`flow/constraint.sdc`:
```
create_clock -name core_clock -period 4.4 [get_ports {CLK}]
set_input_delay 0.8800 -clock core_clock [delete_from_list [all_inputs] [get_ports {CLK}]]
set_output_delay 0.8800 -clock core_clock [all_outputs]
set_load 0.01 [all_outputs]
```
`flow/run.sh`:
```
#!/bin/bash
# the make line also repeats each setting of config.mk as NAME=value (left out here)
make -C /OpenROAD-flow-scripts/flow DESIGN_CONFIG=/design/flow/config.mk WORK_HOME=/design/flow/orfs CLKGATE_MAP_FILE= finish
```
`flow/design.v`:
```
module gca_dlnv(
    input [31:0]    coord0,
    input [31:0]    coord1,
    input           ld,
    input           step,
    input           CLK,
    output          FC,
    output [20:0]   ADDR
);
    reg         [15:0] x0;
    reg         [15:0] y0;
    wire        [15:0] x1;
    wire        [15:0] y1;
    reg  signed [15:0] dx, dy;
    reg  signed [15:0] sx, sy;
    reg  signed [15:0] error;
    wire signed [15:0] e2;
    assign x1 = {5'b0, coord1[10:0]};
    assign y1 = {6'b0, coord1[20:11]};
    assign e2 = error <<< 1;
    assign ADDR = {y0[9:0], x0[10:0]};
    assign FC = !ld && (x0 == x1 && y0 == y1 || e2 >= dy && x0 == x1 || e2 <= dx && y0 == y1);
    always @(posedge CLK) begin
        if(ld) begin
            x0 <= {5'b0, coord0[10:0]};
            y0 <= {6'b0, coord0[20:11]};
            sx <= (x0 > x1) ? -16'd1 : 16'd1;
            sy <= (y0 > y1) ? -16'd1 : 16'd1;
            dx <= (x0 < x1) ? (x1 - x0) : (x0 - x1);
            dy <= (y1 < y0) ? (y1 - y0) : (y0 - y1);
            error <= dx + dy;
        end
        if(step && !ld) begin
            if(e2 >= dy) x0 <= x0 + sx;
            if(e2 <= dx) y0 <= y0 + sy;
            if(e2 >= dy && e2 <= dx)
                error <= error + dx + dy;
            else if(e2 >= dy)
                error <= error + dy;
            else if(e2 <= dx)
                error <= error + dx;
        end
    end
endmodule
```
`flow/config.mk`:
```
export PLATFORM = sky130hd
export DESIGN_NAME = gca_dlnv
export DESIGN_NICKNAME = gca_dlnv
export VERILOG_FILES = /design/flow/design.v
export SDC_FILE = /design/flow/constraint.sdc
export NUM_CORES = 4
export LEC_CHECK = 0
export ABC_AREA = 1
export CAP_MARGIN = 5
export CORE_MARGIN = 2
export CORE_UTILIZATION = 72
export CTS_CLUSTER_DIAMETER = 27
export CTS_CLUSTER_SIZE = 73
export PLACE_DENSITY_LB_ADDON = 0.2
export SETUP_SLACK_MARGIN = 1.12
export SLEW_MARGIN = 35
```
==> results of run 1 <==
## area by class of cell
cell class | instances | area [sq um] | share of cell area, %
well taps | 188 | 235 | 1.81
repair buffers | 129 | 1080 | 8.33
inverters | 217 | 817 | 6.28
flip-flops and latches | 81 | 1970 | 15.1
multi-input cells | 1337 | 8610 | 66.2
clock buffers | 14 | 285 | 2.19
clock inverters | 2 | 10.0 | 0.0769
## metrics by stage
step	worst slack (ns)	utilization (%)	cell area [sq um]	std cells
final	0.943	85.9	13000	1968
after CTS	1.06	82.5	12500	1938
after detailed placement	0.196	78.0	11800	1910
after floorplan	1.19	-	11100	1689
after global routing	0.654	85.9	13000	1968
after global placement	0.182	78.0	11800	1910
## per-layer routing
layer  share of wire (%)  wire, microns
met1                  36          14100
met2                  45          17500
met3                  11           4300
met4                 7.8           3050
met5                   0              0
## timing repair
item / 4_1_cts / 5_1_grt
pin swaps: 22 / 32
hold buffers: 0 / 0
gates resized: 83 / 75
setup endpoints to repair: 4 / 16
buffers inserted: 12 / 30
==> out/metrics.csv, run 1 <==
metric,value,unit
Fin Hold WS,0.546,ns
average size of a mapped cell,6.59,sq um
Overall Global Routing Usage,43.4,%
placer's final routability congestion estimate,1.01,
drt total wl,38.9,mm
tool warnings,73,
actual transition at the worst max-transition pin,0.825,ns
count of instantiated cells in the yosys netlist,1689,
synthesized net count,1924,
total inserted antenna cells,0,
register-to-register setup slack,0.94,ns
top achievable clock speed,289,MHz
number of synthesized flops with an enable pin,34,
Post-synth top flop,dfxtp_1,
root buffer cell,clkbuf_16,
Synth Area in Compound Gates,17.0,%
Most Frequent Cell on Critical Path,nand3_1,
initial drt markers,1930,
capturing element type of the critical path,register,
clock sinks,81,
Layout fillers,920,
data required time at the worst endpoint,4.66,ns
ranking of synthesized cells by instance count,"437 x nand2_1, 211 x inv_1, 158 x ha_1, 134 x a21oi_1, 123 x nor2_1",
number of nets in the layout,2010,
worst-skew pair later-pin latency,0.36,ns
main area contributors,"ha_1 18%, nand2_1 15%, edfxtp_1 9.2%",
buffering stage count on the worst path with inverters included,2,
DRC,0,
TritonCTS buffer count,9,
met1 track demand over resource in global routing,52.5,%
GRT met3 Usage,6.76,%
Register-to-Register Path Depth,16,
Critical Path Stages,16,
largest fanout on the critical path,5,
Setup TNS,0,ns
simple-gate share of the synthesized area,27.4,%
worst path arrival time,3.71,ns
Main logic family,simple AND/OR/NAND/NOR gates,
crit-path cells,ha_4 -> nand2_1 -> nor2_1 -> nand3_1 -> nand3_1 -> xor2_2 -> inv_1 -> ha_1 -> nand2_1 -> nor2_1 -> nand3_1 -> nand3_1 -> xor2_1 -> o21ai_0 -> inv_1 -> a21oi_1,
Syn Inst Count,1689,
Reg-to-Reg Start,dx[10]$_DFFE_PP_,
Boundary Pins,89,
placed wire-length estimate,25.7,mm
worst setup skew after layout,0.0131,ns
outcome,"complete, no violations",
number of routed nets with antenna violations,0,
cell area after synthesis,11100,sq um
CTS H-tree lvls,3,
cell accounting for the most synthesized area,ha_1,
clock tree from TritonCTS,built,
antenna violations before repair,0,
Core Rows,45,
Dominant cell area share,17.8,%
hold-critical path endpoint,y0[15]$_DFF_P_,
via total after detailed routing,12800,
time the worst path needs with I/O delays and setup,3.46,ns
pin count of the biggest net entering global routing,64,
horizontal die dimension,128,microns
setup repair after global routing missed its margin,yes,
"Max stage delay cell, worst path",edfxtp_1,
gr busiest metal,met2,
Setup crit start,dx[10]$_DFFE_PP_,
global-route wire length before repair,56.9,mm
most common cell in the netlist,nand2_1,
total of buffers placed on input and output ports,66,
max-cap violation count,0,
signed area change from the synthesized netlist to the final layout,17.0,%
mux share of post-synthesis cell area,0.180,%
min-delay src,y0[15]$_DFF_P_,
kind of cell adding the most delay to the critical path,simple AND/OR/NAND/NOR gates,
terminus of the critical flop-to-flop path,error[12]$_DFF_P_,
flip-flop and latch count after synthesis,81,
period utilization,78.6,%
1st-pass router iterations,9,
cell count of the worst hold path,2,
number of global-route vias before repair,11600,
Relative slew margins,44.4,%
register share after synthesis,17.6,%
"buffers from clock root to sink, at most",2,
class of the tightest hold or removal check,reg -> reg,
initial cell density of the core,73.5,%
"Async S/R FF share, synth",0,%
category of the most critical setup path,reg -> reg,
core footprint,15100,sq um
element type at the critical path start,register,
area of the synthesized netlist per yosys stat,11100,sq um
Total Die Area,16500,sq um
met2 track demand over resource in global routing,71.7,%
count of endpoints failing setup in the final report,0,
endpoint of the worst setup timing path,error[12]$_DFF_P_,
number of max-slew violations in the final report,0,
Yosys warnings,1,
share of the synthesized netlist area taken by xor and xnor gates,7.64,%
via/cell ratio,6.49,
final-report hold violation count,0,
"Distinct cells, synth",50,
height of the die,128,microns
global route overflow,0,
fa+ha+maj area frac,19.6,%
Crit path largest cell delay,0.50,ns
clock transition at the register clock pins on the worst setup and hold paths after CTS,0.07,ns
mean routed wirelength per cell,19.8,microns
==> run 2: changes to the inputs <==
- CAP_MARGIN: 5 -> 20
- CTS_CLUSTER_DIAMETER: 27 -> 94
- CTS_CLUSTER_SIZE: 73 -> 100
- PLACE_DENSITY: not set -> 0.42
- PLACE_DENSITY_LB_ADDON: 0.2 -> not set
- SETUP_SLACK_MARGIN: 1.12 -> not set
- SLEW_MARGIN: 35 -> 20
- TNS_END_PERCENT: not set -> 10
- clock period: 4.4 -> 2.75 ns (I/O delays scaled with it)
==> run 2 against run 1 <==
Compared with the run above:
- the run now fails in 5_1_grt
- synthesized cell count did not move
- synthesized area did not move
- die size did not move
==> out/metrics.csv, run 2 <==
metric,value,unit
Post-synth top flop,dfxtp_1,
Boundary Pins,89,
mux share of post-synthesis cell area,0.180,%
horizontal die dimension,128,microns
simple-gate share of the synthesized area,27.4,%
global route overflow,3,
"Async S/R FF share, synth",0,%
number of synthesized flops with an enable pin,34,
Core Rows,45,
core footprint,15100,sq um
"Distinct cells, synth",50,
CTS H-tree lvls,3,
flip-flop and latch count after synthesis,81,
placed wire-length estimate,29.3,mm
halt point of the flow,5_1_grt,
share of the synthesized netlist area taken by xor and xnor gates,7.64,%
Total Die Area,16500,sq um
total of buffers placed on input and output ports,66,
error message,[ERROR GRT-0116] Global routing finished with congestion. Check the congestion regions in the DRC Viewer.,
main area contributors,"ha_1 18%, nand2_1 15%, edfxtp_1 9.2%",
synthesized net count,1924,
register share after synthesis,17.6,%
TritonCTS buffer count,9,
initial cell density of the core,73.5,%
Yosys warnings,1,
outcome,stopped before the end,
ranking of synthesized cells by instance count,"437 x nand2_1, 211 x inv_1, 158 x ha_1, 134 x a21oi_1, 123 x nor2_1",
Placement Setup Slack,-0.643,ns
Main logic family,simple AND/OR/NAND/NOR gates,
placer's final routability congestion estimate,1.07,
Synth Area in Compound Gates,17.0,%
"buffers from clock root to sink, at most",2,
clock sinks,81,
cell accounting for the most synthesized area,ha_1,
Syn Inst Count,1689,
height of the die,128,microns
Overall Global Routing Usage,71.8,%
area of the synthesized netlist per yosys stat,11100,sq um
most common cell in the netlist,nand2_1,
fa+ha+maj area frac,19.6,%
Dominant cell area share,17.8,%
average size of a mapped cell,6.59,sq um
placed cell count,2118,
count of instantiated cells in the yosys netlist,1689,
root buffer cell,clkbuf_16,
cell area after synthesis,11100,sq um
## run 2: layer usage
metal  GRT usage (%)  overflow
met3            58.6         0
met1            71.0         0
met5            30.3         0
met2            90.1         1
met4            65.7         2
## run 2: stage by stage
step | TNS (ns) | hold slack (ns) | area [sq um]
2_1_floorplan | 0 | 0.481 | 11100
3_3_place_gp | -8.50 | 0.497 | 13400
3_5_place_dp | -10.89 | 0.518 | 13400
4_1_cts | -2.03 | 0.539 | 14100
## run 2: timing repair
action / 4_1_cts
hold buffers: 0
gates resized: 70
cloned: 0
setup buffers: 6
pin swaps: 26
setup endpoints to repair: 24
==> run 3: changes to the inputs <==
- ABC_AREA: 1 -> not set
- CAP_MARGIN: 20 -> 30
- CTS_CLUSTER_DIAMETER: 94 -> 32
- CTS_CLUSTER_SIZE: 100 -> 80
- PLACE_DENSITY: 0.42 -> 0.35
- SETUP_SLACK_MARGIN: not set -> 0.53
- TNS_END_PERCENT: 10 -> not set
- clock period: 2.75 -> 4.05 ns (I/O delays scaled with it)
==> run 3 against run 2 <==
Compared with the run above:
- synthesized cell count shrank 25%
- die size decreased by 6.7%
- synthesized area decreased by 6.9%
- the layout now fails its checks (setup timing)
==> out/metrics.csv, run 3 <==
metric,value,unit
placer's final routability congestion estimate,0.978,
global-route wire length before repair,45.5,mm
cell area after synthesis,10400,sq um
TritonCTS buffer count,9,
crit-path cells,ha_4 -> fa_2 -> a211oi_4 -> o21bai_1 -> a21oi_1 -> xnor2_1 -> ha_2 -> nor3_1 -> o21ai_1 -> a21o_1 -> a221o_1 -> o41a_1 -> xnor2_1 -> nor2_1 -> xnor3_1 -> o21ai_1,
data required time at the worst endpoint,4.33,ns
cell accounting for the most synthesized area,ha_1,
clock transition at the register clock pins on the worst setup and hold paths after CTS,0.07,ns
hold-critical path endpoint,x0[15]$_DFF_P_,
Yosys warnings,1,
tool warnings,76,
"buffers from clock root to sink, at most",2,
number of synthesized flops with an enable pin,34,
number of nets in the layout,1588,
"Async S/R FF share, synth",0,%
category of the most critical setup path,reg -> reg,
min-delay src,x0[15]$_DFF_P_,
Reg-to-Reg Start,dx[0]$_DFFE_PP_,
kind of cell adding the most delay to the critical path,AND-OR/OR-AND gates,
element type at the critical path start,register,
capturing element type of the critical path,register,
main area contributors,"ha_1 19%, edfxtp_1 9.9%, dfxtp_1 9.1%",
worst path arrival time,4.39,ns
most common cell in the netlist,ha_1,
Synth Area in Compound Gates,25.3,%
Total Die Area,15400,sq um
global route overflow,0,
simple-gate share of the synthesized area,15.8,%
Core Rows,43,
Critical Path Stages,16,
area of the synthesized netlist per yosys stat,10400,sq um
terminus of the critical flop-to-flop path,error[14]$_DFF_P_,
Setup crit start,dx[0]$_DFFE_PP_,
number of routed nets with antenna violations,0,
Placement Setup Slack,0.0479,ns
average size of a mapped cell,8.20,sq um
Register-to-Register Path Depth,16,
initial cell density of the core,74.0,%
max-cap violation count,0,
share of the synthesized netlist area taken by xor and xnor gates,7.92,%
Hold Buf Count CTS,0,
worst setup skew after layout,0.0132,ns
number of max-slew violations in the final report,0,
clock sinks,81,
"Distinct cells, synth",85,
mux share of post-synthesis cell area,4.21,%
Dominant cell area share,19.1,%
Syn Inst Count,1263,
setup repair after global routing missed its margin,yes,
synthesized net count,1498,
Main logic family,AND-OR/OR-AND gates,
time the worst path needs with I/O delays and setup,4.11,ns
signed area change from the synthesized netlist to the final layout,15.7,%
Overall Global Routing Usage,37.6,%
Crit path largest cell delay,0.44,ns
"Max stage delay cell, worst path",edfxtp_1,
actual transition at the worst max-transition pin,0.734,ns
horizontal die dimension,124,microns
Boundary Pins,89,
post-layout worst setup margin,-0.0597,ns
placed wire-length estimate,21.6,mm
DRC,0,
number of global-route vias before repair,9603,
endpoint of the worst setup timing path,error[14]$_DFF_P_,
core footprint,14000,sq um
pin count of the biggest net entering global routing,37,
total of buffers placed on input and output ports,66,
height of the die,124,microns
register share after synthesis,18.9,%
count of endpoints failing setup in the final report,1,
flip-flop and latch count after synthesis,81,
Relative slew margins,50.9,%
1st-pass router iterations,19,
largest fanout on the critical path,4,
Post-synth top flop,dfxtp_1,
CTS H-tree lvls,3,
fa+ha+maj area frac,21.0,%
final-report hold violation count,0,
worst-skew pair later-pin latency,0.36,ns
buffering stage count on the worst path with inverters included,0,
cell count of the worst hold path,2,
total inserted antenna cells,0,
count of instantiated cells in the yosys netlist,1263,
via total after detailed routing,10100,
register-to-register setup slack,-0.06,ns
drt total wl,29.6,mm
initial drt markers,1153,
ranking of synthesized cells by instance count,"158 x ha_1, 102 x inv_1, 95 x a21oi_1, 83 x nor2_1, 79 x nand2_1",
reasons for failing layout checks,setup timing,
via/cell ratio,6.59,
Layout fillers,832,
class of the tightest hold or removal check,reg -> reg,
top achievable clock speed,243,MHz
outcome,"complete, but fails checks",
antenna violations before repair,0,
clock tree from TritonCTS,built,
period utilization,101,%
mean routed wirelength per cell,19.2,microns
root buffer cell,clkbuf_16,
## run 3: metrics by stage
stage	TNS [ns]	utilization, %	hold WS, ns	std cells	area [sq um]
2_1_floorplan	0	-	0.487	1263	10400
6_report	-0.0597	85.6	0.545	1538	12000
5_1_grt	-0.119	85.6	0.573	1538	12000
4_1_cts	0	83.3	0.543	1520	11700
3_3_place_gp	0	80.5	0.520	1494	11300
3_5_place_dp	0	80.5	0.532	1494	11300
## run 3: cell type report
cell class,instances,area [sq um],area share [%]
clock buffers,12,236,1.97
clock inverters,4,20.0,0.167
inverters,104,390,3.26
multi-input cells,1022,7950,66.4
flip-flops and latches,81,1960,16.4
well taps,180,225,1.88
repair buffers,135,1190,9.93
## run 3: metal layers
| metal | wire [microns] | vias to the layer above | GRT usage [%] |
|---|---|---|---|
| li1 | - | 4776 | - |
| met1 | 12100 | 4669 | 47.1 |
| met2 | 13700 | 538 | 62.1 |
| met3 | 2180 | 158 | 5.86 |
| met4 | 1630 | 0 | 21.1 |
| met5 | 0 | - | 0 |
## run 3: timing repair
item                                   CTS  global route
buffers inserted                        10            18
endpoints found under the hold margin    0             0
setup endpoints to repair                6            25
gates resized                           15            46
pin swaps                               17            34
==> run 4: changes to the inputs <==
- CAP_MARGIN: 30 -> 20
- CORE_MARGIN: 2 -> 5
- CORE_UTILIZATION: 72 -> 40
- CTS_CLUSTER_DIAMETER: 32 -> not set
- CTS_CLUSTER_SIZE: 80 -> not set
- PLACE_DENSITY: 0.35 -> not set
- SETUP_SLACK_MARGIN: 0.53 -> not set
- clock period: 4.05 -> 4.79 ns (I/O delays scaled with it)
==> run 4 against run 3 <==
Compared with the run above:
- the run now finishes clean
- via count down 8.5%
- final cell count up 6.9%
- synthesized cell count unchanged
- flip-flop count unchanged
- worst hold slack worse by 0.0068 ns
- setup slack better by 0.41 ns
- first-iteration DRC count down 54%
- largest cell class unchanged
==> out/metrics.csv, run 4 <==
metric,value,unit
worst setup skew after layout,0.0168,ns
1st-pass router iterations,5,
pin count of the biggest net entering global routing,43,
average size of a mapped cell,8.20,sq um
"Distinct cells, synth",85,
class of the tightest hold or removal check,reg -> reg,
top achievable clock speed,225,MHz
Register-to-Register Path Depth,17,
count of endpoints failing setup in the final report,0,
cell area after synthesis,10400,sq um
number of global-route vias before repair,9019,
share of the synthesized netlist area taken by xor and xnor gates,7.92,%
count of instantiated cells in the yosys netlist,1263,
largest fanout on the critical path,7,
cell accounting for the most synthesized area,ha_1,
"Setup Fix Bufs, Post-CTS",0,
Post-synth top flop,dfxtp_1,
flip-flop and latch count after synthesis,81,
mux share of post-synthesis cell area,4.21,%
global-route wire length before repair,45.7,mm
Main logic family,AND-OR/OR-AND gates,
endpoint of the worst setup timing path,FC,
period utilization,92.7,%
Setup TNS,0,ns
clock sinks,81,
initial cell density of the core,40.9,%
terminus of the critical flop-to-flop path,error[14]$_DFF_P_,
Crit path largest cell delay,0.56,ns
clock tree from TritonCTS,built,
"buffers from clock root to sink, at most",2,
kind of cell adding the most delay to the critical path,buffers and inverters,
total of buffers placed on input and output ports,66,
CTS H-tree lvls,3,
outcome,"complete, no violations",
number of nets in the layout,1544,
total of cells resized after clock tree synthesis,0,
signed area change from the synthesized netlist to the final layout,12.3,%
Setup crit start,coord1[16],
Final Cell Area,11600,sq um
area of placed instances,11300,sq um
DRC,0,
element type at the critical path start,input port,
register share after synthesis,18.9,%
number of routed nets with antenna violations,0,
min-delay src,x0[15]$_DFF_P_,
setup repair after global routing missed its margin,no,
"Async S/R FF share, synth",0,%
Most Frequent Cell on Critical Path,clkdlybuf4s50_1,
actual transition at the worst max-transition pin,0.767,ns
"Max stage delay cell, worst path",clkdlybuf4s50_1,
capturing element type of the critical path,output pin,
category of the most critical setup path,in -> out,
antenna violations before repair,1,
horizontal die dimension,171,microns
final-report hold violation count,0,
register-to-register setup slack,0.48,ns
cell count of the worst hold path,2,
Reg-to-Reg Start,dx[0]$_DFFE_PP_,
fa+ha+maj area frac,21.0,%
time the worst path needs with I/O delays and setup,4.44,ns
main area contributors,"ha_1 19%, edfxtp_1 9.9%, dfxtp_1 9.1%",
via total after detailed routing,9279,
placer's final routability congestion estimate,0.888,
total inserted antenna cells,0,
number of synthesized flops with an enable pin,34,
Core Rows,58,
hold-critical path endpoint,x0[15]$_DFF_P_,
drt total wl,28.1,mm
Overall Global Routing Usage,19.3,%
number of max-slew violations in the final report,0,
Synth Area in Compound Gates,25.3,%
initial drt markers,533,
area of the synthesized netlist per yosys stat,10400,sq um
Relative slew margins,48.7,%
simple-gate share of the synthesized area,15.8,%
synthesized net count,1498,
global route overflow,0,
data required time at the worst endpoint,3.83,ns
mean routed wirelength per cell,17.1,microns
crit-path cells,clkdlybuf4s50_1 -> ha_1 -> and3_1 -> nand4_1 -> nor3_1 -> inv_1 -> nand2_1 -> a22oi_1 -> nor2_1 -> clkdlybuf4s50_1,
worst path arrival time,3.48,ns
most common cell in the netlist,ha_1,
root buffer cell,clkbuf_16,
clock transition at the register clock pins on the worst setup and hold paths after CTS,0.07,ns
core footprint,25300,sq um
via/cell ratio,5.64,
Critical Path Stages,10,
max-cap violation count,0,
height of the die,171,microns
Boundary Pins,89,
Yosys warnings,1,
buffering stage count on the worst path with inverters included,3,
TritonCTS buffer count,9,
tool warnings,71,
worst-skew pair later-pin latency,0.36,ns
Syn Inst Count,1263,
Total Die Area,29200,sq um
Dominant cell area share,19.1,%
placed wire-length estimate,22.6,mm
Hold Buf Count CTS,0,
ranking of synthesized cells by instance count,"158 x ha_1, 102 x inv_1, 95 x a21oi_1, 83 x nor2_1, 79 x nand2_1",
run 4: final cells by class:
type	count	area, sq um
Clock buffer	14	307
Clock inverter	2	16.3
Fill cell	2511	13700
Inverter	104	390
Multi-Input combinational cell	1022	7690
Sequential cell	81	1960
Tap cell	330	413
Timing Repair Buffer	91	846
run 4: routing by layer:
layer  share of wire (%)  vias up  wire, microns  global-route usage [%]
li1                    -     4687              -                       -
met1                  48     4316          13500                    26.5
met2                  45      218          12500                    31.3
met3                 4.0       58           1120                    2.26
met4                 3.3        0            934                    7.30
met5                   0        -              0                       0
run 4: stage by stage:
| stage | utilization [%] | hold WS, ns | setup WS (ns) | cells |
|---|---|---|---|---|
| global route | 45.9 | 0.582 | 0.101 | 1644 |
| detailed placement | 44.6 | 0.533 | 0.306 | 1628 |
| CTS | 45.9 | 0.544 | 0.300 | 1644 |
| floorplan | - | 0.487 | 1.03 | 1263 |
| global placement | 44.6 | 0.519 | 0.336 | 1628 |
| finish | 45.9 | 0.538 | 0.349 | 1644 |
==> run 5: changes to the inputs <==
- CORE_MARGIN: 5 -> 2
- SETUP_SLACK_MARGIN: not set -> 0.99
- clock period: 4.79 -> 4.56 ns (I/O delays scaled with it)
==> run 5 against run 4 <==
Compared with the run above:
- final cell count up 3.4%
- critical path depth up 7
- flip-flop count unchanged
- via count up 1.7%
- core utilization up 3.7 points
- synthesized cell count unchanged
- global-route usage up 1.6 points
- wire length up 1.5%
- still clean
==> out/metrics.csv, run 5 <==
metric,value,unit
Critical Path Stages,17,
number of routed nets with antenna violations,0,
kind of cell adding the most delay to the critical path,AND-OR/OR-AND gates,
register-to-register setup slack,0.77,ns
cell accounting for the most synthesized area,ha_1,
max-cap violation count,0,
period utilization,83.1,%
DRC,0,
tool warnings,74,
number of max-slew violations in the final report,0,
Total Die Area,27200,sq um
Post-synth top flop,dfxtp_1,
number of synthesized flops with an enable pin,34,
"Distinct cells, synth",85,
synthesized net count,1498,
most common cell in the netlist,ha_1,
cell area after synthesis,10400,sq um
share of the synthesized netlist area taken by xor and xnor gates,7.92,%
Crit path largest cell delay,0.45,ns
time the worst path needs with I/O delays and setup,3.79,ns
Setup crit start,dx[1]$_DFFE_PP_,
buffering stage count on the worst path with inverters included,1,
endpoint of the worst setup timing path,error[14]$_DFF_P_,
drt total wl,28.5,mm
number of nets in the layout,1600,
outcome,"complete, no violations",
min-delay src,x0[15]$_DFF_P_,
worst-skew pair later-pin latency,0.36,ns
Synth Area in Compound Gates,25.3,%
capturing element type of the critical path,register,
root buffer cell,clkbuf_16,
final-report hold violation count,0,
average size of a mapped cell,8.20,sq um
clock sinks,81,
hold-critical path endpoint,x0[15]$_DFF_P_,
mux share of post-synthesis cell area,4.21,%
terminus of the critical flop-to-flop path,error[14]$_DFF_P_,
global-route wire length before repair,44.9,mm
crit-path cells,buf_6 -> fa_2 -> a211oi_2 -> o21ai_1 -> a31oi_2 -> o21bai_1 -> a21o_1 -> xor2_2 -> ha_4 -> nand2_2 -> nor2_1 -> a221o_1 -> o41a_1 -> xnor2_1 -> nor2_1 -> xnor3_1 -> o21ai_1,
"Max stage delay cell, worst path",edfxtp_1,
element type at the critical path start,register,
horizontal die dimension,165,microns
TritonCTS buffer count,9,
Overall Global Routing Usage,20.9,%
via total after detailed routing,9436,
main area contributors,"ha_1 19%, edfxtp_1 9.9%, dfxtp_1 9.1%",
clock transition at the register clock pins on the worst setup and hold paths after CTS,0.08,ns
signed area change from the synthesized netlist to the final layout,21.3,%
register share after synthesis,18.9,%
placer's final routability congestion estimate,0.891,
Core Rows,58,
1st-pass router iterations,5,
antenna violations before repair,0,
setup repair after global routing missed its margin,yes,
Register-to-Register Path Depth,17,
Dominant cell area share,19.1,%
data required time at the worst endpoint,4.85,ns
clock tree from TritonCTS,built,
"Async S/R FF share, synth",0,%
class of the tightest hold or removal check,reg -> reg,
core footprint,25300,sq um
total inserted antenna cells,0,
worst path arrival time,4.07,ns
Reg-to-Reg Start,dx[1]$_DFFE_PP_,
CTS H-tree lvls,3,
"buffers from clock root to sink, at most",2,
top achievable clock speed,264,MHz
cell count of the worst hold path,2,
largest fanout on the critical path,3,
Setup TNS,0,ns
Yosys warnings,1,
simple-gate share of the synthesized area,15.8,%
number of global-route vias before repair,8936,
height of the die,165,microns
Boundary Pins,89,
flip-flop and latch count after synthesis,81,
count of instantiated cells in the yosys netlist,1263,
mean routed wirelength per cell,16.8,microns
Main logic family,AND-OR/OR-AND gates,
placed wire-length estimate,22.3,mm
area of the synthesized netlist per yosys stat,10400,sq um
global route overflow,0,
count of endpoints failing setup in the final report,0,
actual transition at the worst max-transition pin,0.663,ns
final core occ,49.6,%
Relative slew margins,55.8,%
ranking of synthesized cells by instance count,"158 x ha_1, 102 x inv_1, 95 x a21oi_1, 83 x nor2_1, 79 x nand2_1",
worst setup skew after layout,0.0186,ns
category of the most critical setup path,reg -> reg,
pin count of the biggest net entering global routing,40,
Syn Inst Count,1263,
fa+ha+maj area frac,21.0,%
initial drt markers,668,
total of buffers placed on input and output ports,66,
initial cell density of the core,40.9,%
via/cell ratio,5.55,
[run 5: area by class of cell]
class | instances | area [sq um]
inverters | 104 | 390
flip-flops and latches | 81 | 1960
clock buffers | 11 | 264
fillers | 2393 | 12800
multi-input cells | 1022 | 8180
clock inverters | 5 | 42.5
repair buffers | 147 | 1300
well taps | 330 | 413
[run 5: timing repair]
item	in CTS	in global routing
resized	27	79
buffers inserted	25	22
endpoints found under the setup margin	13	26
hold buffers	0	0
pin swaps	27	42
[run 5: metal layers]
metal	track usage (%)	part of all wire, %	vias up	wire, microns
met5	0	0	-	0
met4	6.76	2.4	0	682
met3	2.56	4.2	38	1210
met2	34.2	46	218	13000
met1	28.5	48	4367	13600
li1	-	-	4813	-
[run 5: per-stage QoR]
step                hold slack (ns)  instances  setup WS [ns]  instance area (sq um)
floorplan                     0.487       1263          0.954                  10400
global placement              0.516       1637          0.255                  11400
detailed placement            0.543       1637          0.299                  11400
CTS                           0.554       1678          0.633                  12000
global route                  0.573       1700          0.606                  12600
finish                        0.544       1700          0.771                  12600
==> run 6: changes to the inputs <==
- CELL_PAD_IN_SITES_DETAIL_PLACEMENT: not set -> 0
- CELL_PAD_IN_SITES_GLOBAL_PLACEMENT: not set -> 0
- CORE_UTILIZATION: 40 -> 19
- CTS_CLUSTER_SIZE: not set -> 99
- GPL_ROUTABILITY_DRIVEN: not set -> 0
- HOLD_SLACK_MARGIN: not set -> 0.18
- PLACE_DENSITY_LB_ADDON: not set -> 0.26
- SETUP_SLACK_MARGIN: 0.99 -> 0.37
- SLEW_MARGIN: 20 -> 5
- clock period: 4.56 -> 3.44 ns (I/O delays scaled with it)
==> run 6 against run 5 <==
Compared with the run above:
- now fails the layout checks on setup timing
- critical path type unchanged
- sequential share of layout area is 2.1 points lower
- non-clock buffer count is 165 higher
- core utilization is 23 points lower
==> out/metrics.csv, run 6 <==
metric,value,unit
outcome,"complete, but fails checks",
reasons for failing layout checks,setup timing,
terminus of the critical flop-to-flop path,error[14]$_DFF_P_,
root buffer cell,clkbuf_16,
1st-pass router iterations,4,
Relative slew margins,59.0,%
cell area after synthesis,10400,sq um
worst path arrival time,4.09,ns
signed area change from the synthesized netlist to the final layout,40.4,%
worst-skew pair later-pin latency,0.38,ns
DRC,0,
Placement Setup Slack,-0.422,ns
"Max stage delay cell, worst path",edfxtp_1,
area of placed instances,13200,sq um
Boundary Pins,89,
number of synthesized flops with an enable pin,34,
clock sinks,81,
cell accounting for the most synthesized area,ha_1,
Layout fillers,5866,
element type at the critical path start,register,
placed wire-length estimate,27.9,mm
largest fanout on the critical path,3,
pin count of the biggest net entering global routing,45,
data required time at the worst endpoint,3.75,ns
Crit path largest cell delay,0.43,ns
crit-path cells,ha_4 -> fa_2 -> a211oi_4 -> o21ai_2 -> a31oi_2 -> o21bai_1 -> a21o_1 -> xor2_2 -> ha_1 -> nand2_1 -> nor2_1 -> a221o_1 -> o41a_1 -> xnor2_1 -> nor2_1 -> xnor3_1 -> o21ai_1,
Overall Global Routing Usage,12.4,%
flip-flop and latch count after synthesis,81,
Comb area,8360,sq um
global-route wire length before repair,55.1,mm
antenna violations before repair,0,
category of the most critical setup path,reg -> reg,
class of the tightest hold or removal check,reg -> reg,
Sequential Area,1970,sq um
number of global-route vias before repair,10000,
clock tree from TritonCTS,built,
height of the die,237,microns
capturing element type of the critical path,register,
number of routed nets with antenna violations,0,
post-layout worst setup margin,-0.342,ns
core footprint,53800,sq um
initial drt markers,429,
clock transition at the register clock pins on the worst setup and hold paths after CTS,0.07,ns
Reg-to-Reg Start,dx[0]$_DFFE_PP_,
mean routed wirelength per cell,16.1,microns
number of nets in the layout,1765,
Synth Area in Compound Gates,25.3,%
endpoint of the worst setup timing path,error[14]$_DFF_P_,
kind of cell adding the most delay to the critical path,AND-OR/OR-AND gates,
Final Cell Area,14500,sq um
total of buffers placed on input and output ports,66,
total inserted antenna cells,0,
hold-critical path endpoint,x0[2]$_DFF_P_,
register-to-register setup slack,-0.34,ns
global route overflow,0,
period utilization,110,%
Syn Inst Count,1263,
TritonCTS buffer count,9,
horizontal die dimension,237,microns
share of the synthesized netlist area taken by xor and xnor gates,7.92,%
"buffers from clock root to sink, at most",2,
Most Frequent Cell on Critical Path,nor2_1,
max-cap violation count,0,
simple-gate share of the synthesized area,15.8,%
Fin Hold WS,0.594,ns
tool warnings,74,
Post-synth top flop,dfxtp_1,
most common cell in the netlist,ha_1,
fa+ha+maj area frac,21.0,%
count of instantiated cells in the yosys netlist,1263,
Yosys warnings,1,
"Distinct cells, synth",85,
CTS H-tree lvls,3,
count of endpoints failing setup in the final report,7,
Critical Path Stages,17,
"Async S/R FF share, synth",0,%
Dominant cell area share,19.1,%
drt total wl,35.9,mm
min-delay src,x0[2]$_DFF_P_,
Main logic family,AND-OR/OR-AND gates,
register share after synthesis,18.9,%
via/cell ratio,4.53,
number of max-slew violations in the final report,0,
Setup crit start,dx[0]$_DFFE_PP_,
synthesized net count,1498,
average size of a mapped cell,8.20,sq um
ranking of synthesized cells by instance count,"158 x ha_1, 102 x inv_1, 95 x a21oi_1, 83 x nor2_1, 79 x nand2_1",
setup repair after global routing missed its margin,yes,
Core Rows,85,
via total after detailed routing,10100,
main area contributors,"ha_1 19%, edfxtp_1 9.9%, dfxtp_1 9.1%",
top achievable clock speed,264,MHz
time the worst path needs with I/O delays and setup,3.78,ns
cell count of the worst hold path,2,
actual transition at the worst max-transition pin,0.616,ns
initial cell density of the core,19.2,%
mux share of post-synthesis cell area,4.21,%
Total Die Area,56400,sq um
Register-to-Register Path Depth,17,
worst setup skew after layout,0.0150,ns
final-report hold violation count,0,
area of the synthesized netlist per yosys stat,10400,sq um
buffering stage count on the worst path with inverters included,0,
## run 6: stage by stage
step	util, %	TNS (ns)	std cells
global route	27.0	-2.38	2231
floorplan	-	-0.166	1263
detailed placement	24.5	-4.77	2176
finish	27.0	-1.19	2231
global placement	24.5	-4.40	2176
CTS	25.8	-1.05	2213
## run 6: area by class of cell
type / instances / area share [%]
clock buffers: 11 / 1.60
flip-flops and latches: 81 / 13.5
multi-input cells: 1022 / 57.5
well taps: 696 / 5.99
inverters: 104 / 2.69
repair buffers: 312 / 18.5
clock inverters: 5 / 0.215
## run 6: timing repair
item / in CTS / in global routing
setup buffers: 19 / 15
endpoints found under the setup margin: 66 / 55
pin swaps: 35 / 48
gates resized: 83 / 99
hold buffers: 0 / 0
cloned: 2 / 3
## run 6: per-layer routing
layer / wire [microns] / up-vias / part of all wire (%) / global-route usage [%]
met3: 975 / 28 / 2.7 / 1.25
met4: 654 / 0 / 1.8 / 3.58
met2: 17100 / 137 / 48 / 21.3
met5: 0 / - / 0 / 0
met1: 17100 / 4808 / 48 / 16.5
li1: - / 5136 / - / -
==> run 7: changes to the inputs <==
- ABC_AREA: not set -> 0
- CAP_MARGIN: 20 -> 5
- CELL_PAD_IN_SITES_DETAIL_PLACEMENT: 0 -> not set
- CELL_PAD_IN_SITES_GLOBAL_PLACEMENT: 0 -> not set
- CORE_UTILIZATION: 19 -> 72
- CTS_CLUSTER_DIAMETER: not set -> 363
- CTS_CLUSTER_SIZE: 99 -> 47
- GPL_TIMING_DRIVEN: not set -> 1
- HOLD_SLACK_MARGIN: 0.18 -> not set
- MIN_ROUTING_LAYER: not set -> met1
- PLACE_DENSITY_LB_ADDON: 0.26 -> 0.18
- SETUP_SLACK_MARGIN: 0.37 -> not set
- SLEW_MARGIN: 5 -> 30
- TNS_END_PERCENT: not set -> 50
- clock period: 3.44 -> 3.97 ns (I/O delays scaled with it)
==> run 7 against run 6 <==
Compared with the run above:
- the run now finishes clean
- die size fell by 73%
- final cell count fell by 32%
- flip-flop count did not move
- worst hold slack got worse by 0.046 ns
- final area fell by 19%
- via count fell by 1.9%
- critical endpoint unchanged
==> out/metrics.csv, run 7 <==
metric,value,unit
outcome,"complete, no violations",
Reg-to-Reg Start,dx[0]$_DFFE_PP_,
register-to-register setup slack,0.11,ns
Syn Inst Count,1263,
1st-pass router iterations,5,
crit-path cells,ha_4 -> fa_2 -> a211oi_2 -> o21ai_1 -> a31oi_1 -> o21bai_1 -> a21o_1 -> xor2_2 -> ha_1 -> nand2_1 -> nor2_1 -> a221o_1 -> o41a_1 -> xnor2_1 -> nor2_1 -> xnor3_1 -> o21ai_1,
number of global-route vias before repair,9521,
period utilization,97.3,%
data required time at the worst endpoint,4.26,ns
actual transition at the worst max-transition pin,0.745,ns
Critical Path Stages,17,
number of synthesized flops with an enable pin,34,
kind of cell adding the most delay to the critical path,AND-OR/OR-AND gates,
Layout fillers,868,
number of routed nets with antenna violations,0,
clock sinks,81,
terminus of the critical flop-to-flop path,error[14]$_DFF_P_,
core footprint,14000,sq um
fa+ha+maj area frac,21.0,%
Relative slew margins,50.3,%
placed cell count,1502,
cell accounting for the most synthesized area,ha_1,
"Max stage delay cell, worst path",edfxtp_1,
class of the tightest hold or removal check,reg -> reg,
clock transition at the register clock pins on the worst setup and hold paths after CTS,0.07,ns
capturing element type of the critical path,register,
drt total wl,27.1,mm
category of the most critical setup path,reg -> reg,
Dominant cell area share,19.1,%
final-report hold violation count,0,
Crit path largest cell delay,0.44,ns
min-delay src,x0[15]$_DFF_P_,
Setup crit start,dx[0]$_DFFE_PP_,
worst-skew pair later-pin latency,0.35,ns
hold-critical path endpoint,x0[15]$_DFF_P_,
"Async S/R FF share, synth",0,%
mean routed wirelength per cell,17.8,microns
initial drt markers,986,
buffering stage count on the worst path with inverters included,0,
top achievable clock speed,259,MHz
Overall Global Routing Usage,35.8,%
pin count of the biggest net entering global routing,49,
endpoint of the worst setup timing path,error[14]$_DFF_P_,
Total Die Area,15400,sq um
Register-to-Register Path Depth,17,
element type at the critical path start,register,
register share after synthesis,18.9,%
worst path arrival time,4.15,ns
via total after detailed routing,9912,
cell count of the worst hold path,2,
worst setup skew after layout,0.00880,ns
area of the synthesized netlist per yosys stat,10400,sq um
count of endpoints failing setup in the final report,0,
DRC,0,
count of instantiated cells in the yosys netlist,1263,
global route overflow,0,
most common cell in the netlist,ha_1,
Synth Area in Compound Gates,25.3,%
via/cell ratio,6.52,
number of max-slew violations in the final report,0,
height of the die,124,microns
horizontal die dimension,124,microns
"Distinct cells, synth",85,
flip-flop and latch count after synthesis,81,
synthesized net count,1498,
"buffers from clock root to sink, at most",2,
max-cap violation count,0,
Setup TNS,0,ns
share of the synthesized netlist area taken by xor and xnor gates,7.92,%
cell area after synthesis,10400,sq um
setup repair after global routing missed its margin,yes,
ranking of synthesized cells by instance count,"158 x ha_1, 102 x inv_1, 95 x a21oi_1, 83 x nor2_1, 79 x nand2_1",
root buffer cell,clkbuf_16,
Core Rows,43,
total of buffers placed on input and output ports,66,
clock tree from TritonCTS,built,
Boundary Pins,89,
post-layout instance count excluding filler cells,1521,
antenna violations before repair,1,
mux share of post-synthesis cell area,4.21,%
main area contributors,"ha_1 19%, edfxtp_1 9.9%, dfxtp_1 9.1%",
signed area change from the synthesized netlist to the final layout,13.1,%
average size of a mapped cell,8.20,sq um
simple-gate share of the synthesized area,15.8,%
tool warnings,72,
TritonCTS buffer count,9,
global-route wire length before repair,43.4,mm
number of nets in the layout,1570,
Main logic family,AND-OR/OR-AND gates,
Post-synth top flop,dfxtp_1,
CTS H-tree lvls,3,
Yosys warnings,1,
placed wire-length estimate,20.7,mm
largest fanout on the critical path,3,
initial cell density of the core,74.0,%
time the worst path needs with I/O delays and setup,3.86,ns
-- run 7: what timing repair did --
action | 4_1_cts | 5_1_grt
pin swaps | 2 | 8
endpoints found under the hold margin | 0 | 0
endpoints found under the setup margin | 2 | 3
setup buffers | 0 | 2
hold buffers | 0 | 0
resized | 3 | 13
-- run 7: per-stage QoR --
step	instance area [sq um]	util (%)	hold slack (ns)	setup slack [ns]
6_report	11700	83.7	0.548	0.108
3_5_place_dp	11300	80.9	0.530	-0.0740
4_1_cts	11600	83.2	0.539	0.0373
5_1_grt	11700	83.7	0.604	-0.0302
2_1_floorplan	10400	-	0.487	0.213
3_3_place_gp	11300	80.9	0.515	0.0104
-- run 7: routing by layer --
| layer | vias to the layer above | routed length [microns] | share of wire [%] | global-route usage [%] |
|---|---|---|---|---|
| met5 | - | 0 | 0 | 0 |
| met4 | 0 | 952 | 3.5 | 17.8 |
| met3 | 87 | 1840 | 6.8 | 4.62 |
| met2 | 456 | 12800 | 47 | 61.7 |
| met1 | 4633 | 11500 | 42 | 43.8 |
| li1 | 4736 | - | - | - |
-- run 7: layout make-up --
class	instances	area, sq um	share of cell area (%)
timing repair buffer	117	1050	8.99
clock inverter	3	46.3	0.395
tap	180	225	1.92
inverter	104	390	3.33
antenna	1	2.50	0.0214
sequential	81	1960	16.8
clock buffer	13	270	2.31
multi-input combinational	1022	7760	66.3
==> run 8: changes to the inputs <==
- ABC_AREA: 0 -> 1
- CAP_MARGIN: 5 -> 20
- CORE_UTILIZATION: 72 -> 66
- CTS_CLUSTER_DIAMETER: 363 -> not set
- CTS_CLUSTER_SIZE: 47 -> not set
- GPL_ROUTABILITY_DRIVEN: 0 -> not set
- GPL_TIMING_DRIVEN: 1 -> not set
- MIN_ROUTING_LAYER: met1 -> not set
- PLACE_DENSITY_LB_ADDON: 0.18 -> not set
- SLEW_MARGIN: 30 -> 20
- TNS_END_PERCENT: 50 -> not set
- clock period: 3.97 -> 5.19 ns (I/O delays scaled with it)
==> run 8 against run 7 <==
Compared with the run above:
- final cell count increased by 28%
- largest cell class unchanged
- register-to-register slack improved by 1.5 ns
- worst hold slack got worse by 0.025 ns
- clock skew decreased by 0.00087 ns
- die size increased by 17%
- synthesized area increased by 7.5%
- non-clock buffer count decreased by 41
==> out/metrics.csv, run 8 <==
metric,value,unit
"buffers from clock root to sink, at most",2,
Setup crit start,coord1[4],
global-route wire length before repair,51.7,mm
Post-synth top flop,dfxtp_1,
worst path arrival time,3.74,ns
number of synthesized flops with an enable pin,34,
initial drt markers,1022,
area of placed instances,11800,sq um
Synth Area in Compound Gates,17.0,%
Layout fillers,1420,
crit-path cells,clkdlybuf4s50_1 -> ha_1 -> nand2_1 -> nor2_1 -> inv_1 -> nor4_1 -> o21ai_0 -> nor2_1 -> clkdlybuf4s50_1,
total of buffers placed on input and output ports,66,
antenna violations before repair,0,
cell area after synthesis,11100,sq um
endpoint of the worst setup timing path,FC,
category of the most critical setup path,in -> out,
tool warnings,73,
register-to-register setup slack,1.60,ns
worst-skew pair later-pin latency,0.36,ns
hold-critical path endpoint,x0[13]$_DFF_P_,
time the worst path needs with I/O delays and setup,4.78,ns
final core occ,73.3,%
synthesized net count,1924,
setup repair after global routing missed its margin,no,
terminus of the critical flop-to-flop path,error[13]$_DFF_P_,
Core Rows,47,
Critical Path Stages,9,
height of the die,134,microns
Relative slew margins,52.3,%
signed area change from the synthesized netlist to the final layout,8.93,%
average size of a mapped cell,6.59,sq um
number of max-slew violations in the final report,0,
register share after synthesis,17.6,%
period utilization,92.1,%
number of nets in the layout,1957,
"Async S/R FF share, synth",0,%
drt total wl,31.9,mm
Total Die Area,17900,sq um
data required time at the worst endpoint,4.15,ns
capturing element type of the critical path,output pin,
Fin Hold WS,0.524,ns
flip-flop and latch count after synthesis,81,
placed cell count,1931,
Hold Buf Count CTS,0,
class of the tightest hold or removal check,reg -> reg,
clock transition at the register clock pins on the worst setup and hold paths after CTS,0.06,ns
min-delay src,x0[13]$_DFF_P_,
Crit path largest cell delay,0.59,ns
initial cell density of the core,67.3,%
pin count of the biggest net entering global routing,64,
Boundary Pins,89,
DRC,0,
count of endpoints failing setup in the final report,0,
placed wire-length estimate,25.7,mm
Dominant cell area share,17.8,%
clock tree from TritonCTS,built,
"Max stage delay cell, worst path",clkdlybuf4s50_1,
Overall Global Routing Usage,35.9,%
CTS H-tree lvls,3,
Syn Inst Count,1689,
element type at the critical path start,input port,
cell count of the worst hold path,2,
actual transition at the worst max-transition pin,0.716,ns
main area contributors,"ha_1 18%, nand2_1 15%, edfxtp_1 9.2%",
ranking of synthesized cells by instance count,"437 x nand2_1, 211 x inv_1, 158 x ha_1, 134 x a21oi_1, 123 x nor2_1",
count of instantiated cells in the yosys netlist,1689,
"Distinct cells, synth",50,
TritonCTS buffer count,9,
placer's final routability congestion estimate,1.02,
Setup TNS,0,ns
root buffer cell,clkbuf_16,
buffering stage count on the worst path with inverters included,3,
core footprint,16500,sq um
horizontal die dimension,134,microns
global route overflow,0,
Final Cell Area,12100,sq um
simple-gate share of the synthesized area,27.4,%
largest fanout on the critical path,5,
Reg-to-Reg Start,dx[0]$_DFFE_PP_,
total inserted antenna cells,0,
Register-to-Register Path Depth,19,
max-cap violation count,0,
worst setup skew after layout,0.00793,ns
total of cells resized after clock tree synthesis,0,
mean routed wirelength per cell,16.4,microns
mux share of post-synthesis cell area,0.180,%
Yosys warnings,1,
area of the synthesized netlist per yosys stat,11100,sq um
most common cell in the netlist,nand2_1,
share of the synthesized netlist area taken by xor and xnor gates,7.64,%
post-layout instance count excluding filler cells,1947,
top achievable clock speed,209,MHz
via total after detailed routing,11400,
clock sinks,81,
1st-pass router iterations,6,
cell accounting for the most synthesized area,ha_1,
number of global-route vias before repair,10800,
via/cell ratio,5.84,
Main logic family,simple AND/OR/NAND/NOR gates,
final-report hold violation count,0,
fa+ha+maj area frac,19.6,%
number of routed nets with antenna violations,0,
kind of cell adding the most delay to the critical path,buffers and inverters,
"Setup Fix Bufs, Post-CTS",0,
outcome,"complete, no violations",
[run 8: metrics by stage]
stage	worst slack, ns
floorplan	1.66
global placement	0.502
detailed placement	0.497
CTS	0.482
global route	0.271
finish	0.409
[run 8: routing by layer]
metal  vias up  share of wire, %  track usage, %
met5         -                 0               0
met4         0               4.9            18.9
met3       106               5.8            4.23
met2       457                47            62.0
met1      5145                42            43.8
li1       5657                 -               -
[run 8: area by class of cell]
type                    instances  area, sq um  area share [%]
clock inverters                 6          115           0.950
inverters                     217          817            6.74
well taps                     220          275            2.27
repair buffers                 76          731            6.03
multi-input cells            1337         7990            65.9
clock buffers                  10          229            1.89
flip-flops and latches         81         1960            16.2
==> run 9: changes to the inputs <==
- ABC_AREA: 1 -> not set
- CAP_MARGIN: 20 -> 30
- CORE_UTILIZATION: 66 -> 68
- clock period: 5.19 -> 3.31 ns (I/O delays scaled with it)
==> run 9 against run 8 <==
Compared with the run above:
- now fails the layout checks on setup timing
- first-iteration DRC count down 12%
- die size fell by 9.4%
- final cell count fell by 14%
- synthesized cell count down 25%
- non-clock buffer count is 191 higher
- final area grew 7.7%
- critical path type is now reg -> reg
- critical endpoint is now error[14]$_DFF_P_
- largest cell class unchanged
- highest routed layer unchanged
==> out/metrics.csv, run 9 <==
metric,value,unit
"buffers from clock root to sink, at most",2,
antenna violations before repair,0,
clock sinks,81,
horizontal die dimension,127,microns
initial cell density of the core,68.9,%
class of the tightest hold or removal check,reg -> reg,
via total after detailed routing,10600,
number of nets in the layout,1720,
count of instantiated cells in the yosys netlist,1263,
simple-gate share of the synthesized area,15.8,%
met2 layer wire length in the routed design,15.5,mm
clock transition at the register clock pins on the worst setup and hold paths after CTS,0.07,ns
Main logic family,AND-OR/OR-AND gates,
Crit path largest cell delay,0.44,ns
area of the synthesized netlist per yosys stat,10400,sq um
"Async S/R FF share, synth",0,%
core footprint,15000,sq um
actual transition at the worst max-transition pin,0.678,ns
signed area change from the synthesized netlist to the final layout,26.1,%
Reg-to-Reg Start,dx[0]$_DFFE_PP_,
reasons for failing layout checks,setup timing,
register share after synthesis,18.9,%
mean routed wirelength per cell,19.0,microns
total of buffers placed on input and output ports,66,
period utilization,119,%
via/cell ratio,6.33,
Boundary Pins,89,
clock tree from TritonCTS,built,
hold-critical path endpoint,x0[15]$_DFF_P_,
DRC,0,
"Distinct cells, synth",85,
register-to-register setup slack,-0.62,ns
count of endpoints failing setup in the final report,9,
Dominant cell area share,19.1,%
DRT met1 WL,13.0,mm
Relative slew margins,54.6,%
pin count of the biggest net entering global routing,42,
worst setup skew after layout,0.0153,ns
number of routed nets with antenna violations,0,
"Max stage delay cell, worst path",edfxtp_1,
flip-flop and latch count after synthesis,81,
CTS H-tree lvls,3,
placer's final routability congestion estimate,0.975,
number of synthesized flops with an enable pin,34,
Hold Buf Count CTS,0,
share of the synthesized netlist area taken by xor and xnor gates,7.92,%
cell count of the worst hold path,2,
Synth Area in Compound Gates,25.3,%
1st-pass router iterations,5,
data required time at the worst endpoint,3.60,ns
Most Frequent Cell on Critical Path,xnor2_1,
kind of cell adding the most delay to the critical path,AND-OR/OR-AND gates,
Setup crit start,dx[0]$_DFFE_PP_,
element type at the critical path start,register,
height of the die,127,microns
Post-synth top flop,dfxtp_1,
Fin Hold WS,0.552,ns
largest fanout on the critical path,2,
main area contributors,"ha_1 19%, edfxtp_1 9.9%, dfxtp_1 9.1%",
time the worst path needs with I/O delays and setup,3.93,ns
fa+ha+maj area frac,21.0,%
worst path arrival time,4.22,ns
number of global-route vias before repair,10200,
min-delay src,x0[15]$_DFF_P_,
mux share of post-synthesis cell area,4.21,%
drt total wl,31.9,mm
global route overflow,0,
number of max-slew violations in the final report,0,
Overall Global Routing Usage,36.9,%
Top Metal Used,met4,
synthesized net count,1498,
terminus of the critical flop-to-flop path,error[14]$_DFF_P_,
final-report hold violation count,0,
crit-path cells,ha_4 -> fa_2 -> a211oi_4 -> buf_4 -> o21bai_1 -> a21oi_1 -> xnor2_1 -> ha_2 -> o21ai_4 -> a21oi_2 -> a21o_1 -> a221o_1 -> o41a_1 -> xnor2_1 -> nor2_1 -> xnor3_1 -> o21ai_1,
most common cell in the netlist,ha_1,
Syn Inst Count,1263,
TritonCTS buffer count,9,
average size of a mapped cell,8.20,sq um
top achievable clock speed,255,MHz
setup repair after global routing missed its margin,yes,
cell area after synthesis,10400,sq um
Core Rows,45,
Critical Path Stages,17,
max-cap violation count,0,
category of the most critical setup path,reg -> reg,
cell accounting for the most synthesized area,ha_1,
initial drt markers,897,
Total Die Area,16200,sq um
Register-to-Register Path Depth,17,
tool warnings,76,
root buffer cell,clkbuf_16,
met3 layer wire length in the routed design,1.90,mm
Yosys warnings,1,
buffering stage count on the worst path with inverters included,1,
worst-skew pair later-pin latency,0.36,ns
outcome,"complete, but fails checks",
endpoint of the worst setup timing path,error[14]$_DFF_P_,
global-route wire length before repair,48.4,mm
post-layout worst setup margin,-0.618,ns
capturing element type of the critical path,register,
ranking of synthesized cells by instance count,"158 x ha_1, 102 x inv_1, 95 x a21oi_1, 83 x nor2_1, 79 x nand2_1",
total inserted antenna cells,0,
placed wire-length estimate,23.2,mm
## run 9: metrics by stage
| stage | cell area, sq um | instances | worst slack (ns) | setup TNS (ns) | util (%) |
|---|---|---|---|---|---|
| global route | 13100 | 1678 | -0.768 | -4.09 | 86.8 |
| finish | 13100 | 1678 | -0.618 | -2.98 | 86.8 |
| global placement | 12400 | 1645 | -0.425 | -4.60 | 82.3 |
| CTS | 12800 | 1674 | -0.550 | -1.88 | 85.1 |
| floorplan | 10400 | 1263 | -0.296 | -0.331 | - |
| detailed placement | 12400 | 1645 | -0.591 | -6.35 | 82.3 |
## run 9: area by class of cell
type / count / area (sq um)
Multi-Input combinational cell: 1022 / 7990
Inverter: 104 / 393
Clock inverter: 3 / 17.5
Timing Repair Buffer: 267 / 2210
Sequential cell: 81 / 1960
Fill cell: 852 / 1980
Tap cell: 188 / 235
Clock buffer: 13 / 240
## run 9: what timing repair did
item | CTS | global route
pin swaps | 23 | 29
resized | 20 | 50
buffers inserted | 13 | 9
setup endpoints to repair | 6 | 27
## run 9: routing by layer
metal | global-route usage, % | up-vias
li1 | - | 5046
met1 | 45.3 | 4950
met2 | 64.6 | 475
met3 | 4.69 | 143
met4 | 16.4 | 0
met5 | 0 | -
==> run 10: changes to the inputs <==
- CAP_MARGIN: 30 -> 0
- CORE_UTILIZATION: 68 -> 72
- CTS_CLUSTER_DIAMETER: not set -> 41
- HOLD_SLACK_MARGIN: not set -> -0.1
- PLACE_DENSITY: not set -> 0.35
- TNS_END_PERCENT: not set -> 40
- clock period: 3.31 -> 3.42 ns (I/O delays scaled with it)
==> run 10 against run 9 <==
Compared with the run above:
- still fails the layout checks on setup timing
- worst hold slack gained 0.061 ns
- core utilization grew 7.1 points
- clock skew is essentially flat
- sequential share of layout area shrank 0.12 points
- critical path type unchanged
- clock-buffer cell count shrank 2
- first-iteration DRC count grew to 3.8 times the previous value
==> out/metrics.csv, run 10 <==
metric,value,unit
number of nets in the layout,1711,
met3 layer wire length in the routed design,7.55,mm
ranking of synthesized cells by instance count,"158 x ha_1, 102 x inv_1, 95 x a21oi_1, 83 x nor2_1, 79 x nand2_1",
clock tree from TritonCTS,built,
category of the most critical setup path,reg -> reg,
Total Die Area,15400,sq um
number of global-route vias before repair,11000,
Placement Setup Slack,-0.411,ns
count of instantiated cells in the yosys netlist,1263,
"buffers from clock root to sink, at most",2,
post-layout instance count excluding filler cells,1663,
clock transition at the register clock pins on the worst setup and hold paths after CTS,0.07,ns
DRC,0,
Overall Global Routing Usage,43.8,%
Critical Path Stages,17,
met2 layer wire length in the routed design,18.5,mm
TritonCTS buffer count,9,
placer's final routability congestion estimate,0.978,
most common cell in the netlist,ha_1,
Hold Buf Count CTS,0,
global route overflow,0,
crit-path cells,ha_1 -> o21ai_0 -> o21a_1 -> nor3_1 -> nor3_1 -> o21bai_1 -> a21oi_1 -> xnor2_1 -> ha_1 -> nand2_1 -> nor2_1 -> a221o_1 -> o41a_1 -> xnor2_1 -> nor2_1 -> xnor3_1 -> o21ai_1,
cell area after synthesis,10400,sq um
CTS H-tree lvls,3,
number of synthesized flops with an enable pin,34,
count of endpoints failing setup in the final report,61,
kind of cell adding the most delay to the critical path,AND-OR/OR-AND gates,
average size of a mapped cell,8.20,sq um
height of the die,124,microns
worst-skew pair later-pin latency,0.38,ns
largest fanout on the critical path,3,
Dominant cell area share,19.1,%
Register-to-Register Path Depth,17,
pin count of the biggest net entering global routing,51,
number of max-slew violations in the final report,0,
global-route wire length before repair,52.1,mm
hold-critical path endpoint,x0[8]$_DFF_P_,
Layout fillers,439,
Main logic family,AND-OR/OR-AND gates,
total of buffers placed on input and output ports,66,
data required time at the worst endpoint,3.74,ns
mux share of post-synthesis cell area,4.21,%
setup repair after global routing missed its margin,yes,
mean routed wirelength per cell,27.5,microns
actual transition at the worst max-transition pin,1.09,ns
placed wire-length estimate,23.3,mm
cell count of the worst hold path,2,
Setup crit start,dx[3]$_DFFE_PP_,
worst setup skew after layout,0.0148,ns
Crit path largest cell delay,0.49,ns
clock sinks,81,
reasons for failing layout checks,setup timing,
simple-gate share of the synthesized area,15.8,%
register share after synthesis,18.9,%
Reg-to-Reg Start,dx[3]$_DFFE_PP_,
Syn Inst Count,1263,
drt total wl,45.7,mm
outcome,"complete, but fails checks",
antenna violations before repair,3,
endpoint of the worst setup timing path,error[14]$_DFF_P_,
core footprint,14000,sq um
main area contributors,"ha_1 19%, edfxtp_1 9.9%, dfxtp_1 9.1%",
Top Metal Used,met5,
period utilization,128,%
worst path arrival time,4.68,ns
synthesized net count,1498,
flip-flop and latch count after synthesis,81,
area of the synthesized netlist per yosys stat,10400,sq um
top achievable clock speed,229,MHz
signed area change from the synthesized netlist to the final layout,27.0,%
Boundary Pins,89,
"Async S/R FF share, synth",0,%
horizontal die dimension,124,microns
capturing element type of the critical path,register,
1st-pass router iterations,14,
share of the synthesized netlist area taken by xor and xnor gates,7.92,%
terminus of the critical flop-to-flop path,error[14]$_DFF_P_,
cell accounting for the most synthesized area,ha_1,
via total after detailed routing,12900,
register-to-register setup slack,-0.94,ns
Post-synth top flop,dfxtp_1,
max-cap violation count,0,
"Max stage delay cell, worst path",nor3_1,
min-delay src,x0[8]$_DFF_P_,
DRT met1 WL,13.9,mm
initial cell density of the core,74.0,%
time the worst path needs with I/O delays and setup,4.36,ns
Relative slew margins,26.5,%
final-report hold violation count,0,
Synth Area in Compound Gates,25.3,%
element type at the critical path start,register,
buffering stage count on the worst path with inverters included,0,
post-layout worst setup margin,-0.944,ns
root buffer cell,clkbuf_16,
via/cell ratio,7.74,
initial drt markers,3379,
number of routed nets with antenna violations,0,
tool warnings,76,
class of the tightest hold or removal check,reg -> reg,
final core occ,94.0,%
"Distinct cells, synth",85,
Core Rows,43,
Yosys warnings,1,
fa+ha+maj area frac,21.0,%
placed cell count,1621,
[run 10: through the flow]
stage / area [sq um] / hold WS (ns) / TNS [ns]
floorplan: 10400 / 0.487 / -0.267
global placement: 12200 / 0.514 / -2.91
detailed placement: 12200 / 0.543 / -4.19
CTS: 12700 / 0.542 / -1.01
global route: 13100 / 0.629 / -17.78
finish: 13100 / 0.613 / -18.42
[run 10: repair_timing]
action,in CTS,in global routing
buffers inserted,6,18
gates resized,14,68
setup endpoints to repair,6,18
pin swaps,10,42
[run 10: layout make-up]
type,count,area (sq um),area share [%]
multi-input cells,1022,8070,61.4
repair buffers,258,2150,16.3
flip-flops and latches,81,1960,14.9
inverters,104,393,2.99
clock buffers,11,243,1.85
well taps,180,225,1.71
clock inverters,5,103,0.780
diodes,2,5.00,0.0381
[run 10: routing by layer]
| layer | track usage, % | up-vias |
|---|---|---|
| met2 | 72.6 | 1530 |
| met5 | 0 | - |
| met1 | 49.7 | 5627 |
| met4 | 30.8 | 10 |
| met3 | 10.3 | 679 |
| li1 | - | 5028 |
